## CPU
module CPU(
				clk,
			  rst_n,
		   IO_stall,
         awid_m_inf,
       awaddr_m_inf,
       awsize_m_inf,
      awburst_m_inf,
        awlen_m_inf,
      awvalid_m_inf,
      awready_m_inf,
        wdata_m_inf,
        wlast_m_inf,
       wvalid_m_inf,
       wready_m_inf,
          bid_m_inf,
        bresp_m_inf,
       bvalid_m_inf,
       bready_m_inf,
         arid_m_inf,
       araddr_m_inf,
        arlen_m_inf,
       arsize_m_inf,
      arburst_m_inf,
      arvalid_m_inf,
      arready_m_inf, 
          rid_m_inf,
        rdata_m_inf,
        rresp_m_inf,
        rlast_m_inf,
       rvalid_m_inf,
       rready_m_inf 
);
clock: 3.44 ns
lec_check: 0
cap_margin: 20
core_margin: 2
core_utilization: 72
cts_cluster_diameter: 47
cts_cluster_size: 48
place_density_lb_addon: 0.26
slew_margin: 35
run.sh (not shown) runs the stock make flow with config.mk's settings and CLKGATE_MAP_FILE=.
The first run produced a layout that fails on negative setup slack.
Edit:
==> flow/config.mk (replaced) <==
export PLATFORM = sky130hd
export DESIGN_NAME = CPU
export DESIGN_NICKNAME = CPU
export VERILOG_FILES = /design/flow/design.v
export SDC_FILE = /design/flow/constraint.sdc
export NUM_CORES = 4
export LEC_CHECK = 0
export CAP_MARGIN = 20
export CORE_MARGIN = 2
export CORE_UTILIZATION = 40
export SETUP_SLACK_MARGIN = 0.65
export SLEW_MARGIN = 20
==> flow/constraint.sdc (replaced) <==
create_clock -name core_clock -period 5.88 [get_ports {clk}]
set_input_delay 1.1760 -clock core_clock [delete_from_list [all_inputs] [get_ports {clk}]]
set_output_delay 1.1760 -clock core_clock [all_outputs]
set_load 0.01 [all_outputs]
With this change the flow finished clean.
Critical path depth falls by 3.
Clock power falls by a quarter to a third.
Register-to-register slack gets better by 2.6 ns.
Clock skew falls by 0.0039 ns.
Fmax rises by a few percent.
Worst setup slack gets better by 2.6 ns.
Cell area falls by a few percent.
Worst hold slack gets worse by 0.018 ns.
Via count falls by roughly a tenth.
Edit:
--- a/flow/config.mk
+++ b/flow/config.mk
@@ -8,5 +8,6 @@
 export CAP_MARGIN = 20
 export CORE_MARGIN = 2
-export CORE_UTILIZATION = 40
-export SETUP_SLACK_MARGIN = 0.65
+export CORE_UTILIZATION = 72
+export PLACE_DENSITY = 0.67
 export SLEW_MARGIN = 20
+export TNS_END_PERCENT = 5
==> flow/constraint.sdc (replaced) <==
create_clock -name core_clock -period 4.06 [get_ports {clk}]
set_input_delay 0.8120 -clock core_clock [delete_from_list [all_inputs] [get_ports {clk}]]
set_output_delay 0.8120 -clock core_clock [all_outputs]
set_load 0.01 [all_outputs]
=> The changed run ran to the end with violations: negative setup slack. Non-clock buffer count rises by 92. Clock-buffer cell count stays the same. Power rises by 34%. Critical path depth stays the same. Routed wire length rises by 4.6%. Sequential share of layout area rises by 0.22 points. Die area falls by 44%. Clock power rises by 23%. Worst setup slack is worse by 1.8 ns.
Edit:
--- a/flow/config.mk
+++ b/flow/config.mk
@@ -8,6 +8,4 @@
 export CAP_MARGIN = 20
 export CORE_MARGIN = 2
-export CORE_UTILIZATION = 72
-export PLACE_DENSITY = 0.67
+export CORE_UTILIZATION = 40
 export SLEW_MARGIN = 20
-export TNS_END_PERCENT = 5
==> flow/constraint.sdc (replaced) <==
create_clock -name core_clock -period 6.0 [get_ports {clk}]
set_input_delay 1.2000 -clock core_clock [delete_from_list [all_inputs] [get_ports {clk}]]
set_output_delay 1.2000 -clock core_clock [all_outputs]
set_load 0.01 [all_outputs]
Effect: The changed run completed with no timing, DRC or antenna violations. Global-route usage decreases by 26 points. Synthesized cell count stays the same. First-iteration DRC count decreases by 43%. Worst hold slack gets better by 0.17 ns. Setup slack gets better by 1.3 ns.
Edit:
--- a/flow/config.mk
+++ b/flow/config.mk
@@ -8,4 +8,6 @@
 export CAP_MARGIN = 20
 export CORE_MARGIN = 2
-export CORE_UTILIZATION = 40
+export CORE_UTILIZATION = 72
+export CTS_CLUSTER_SIZE = 33
+export PLACE_DENSITY = 0.67
 export SLEW_MARGIN = 20
==> flow/constraint.sdc (replaced) <==
create_clock -name core_clock -period 4.06 [get_ports {clk}]
set_input_delay 0.8120 -clock core_clock [delete_from_list [all_inputs] [get_ports {clk}]]
set_output_delay 0.8120 -clock core_clock [all_outputs]
set_load 0.01 [all_outputs]
With this change the flow completed and failed the layout checks on negative setup slack.
Global-route usage went up by 25 points.
Wire length went up by 7.2%.
Cell area went up by 3.1%.
Worst setup slack loses 1.4 ns.
Worst hold slack loses 0.23 ns.
Power is estimated from default activity; no workload was simulated.
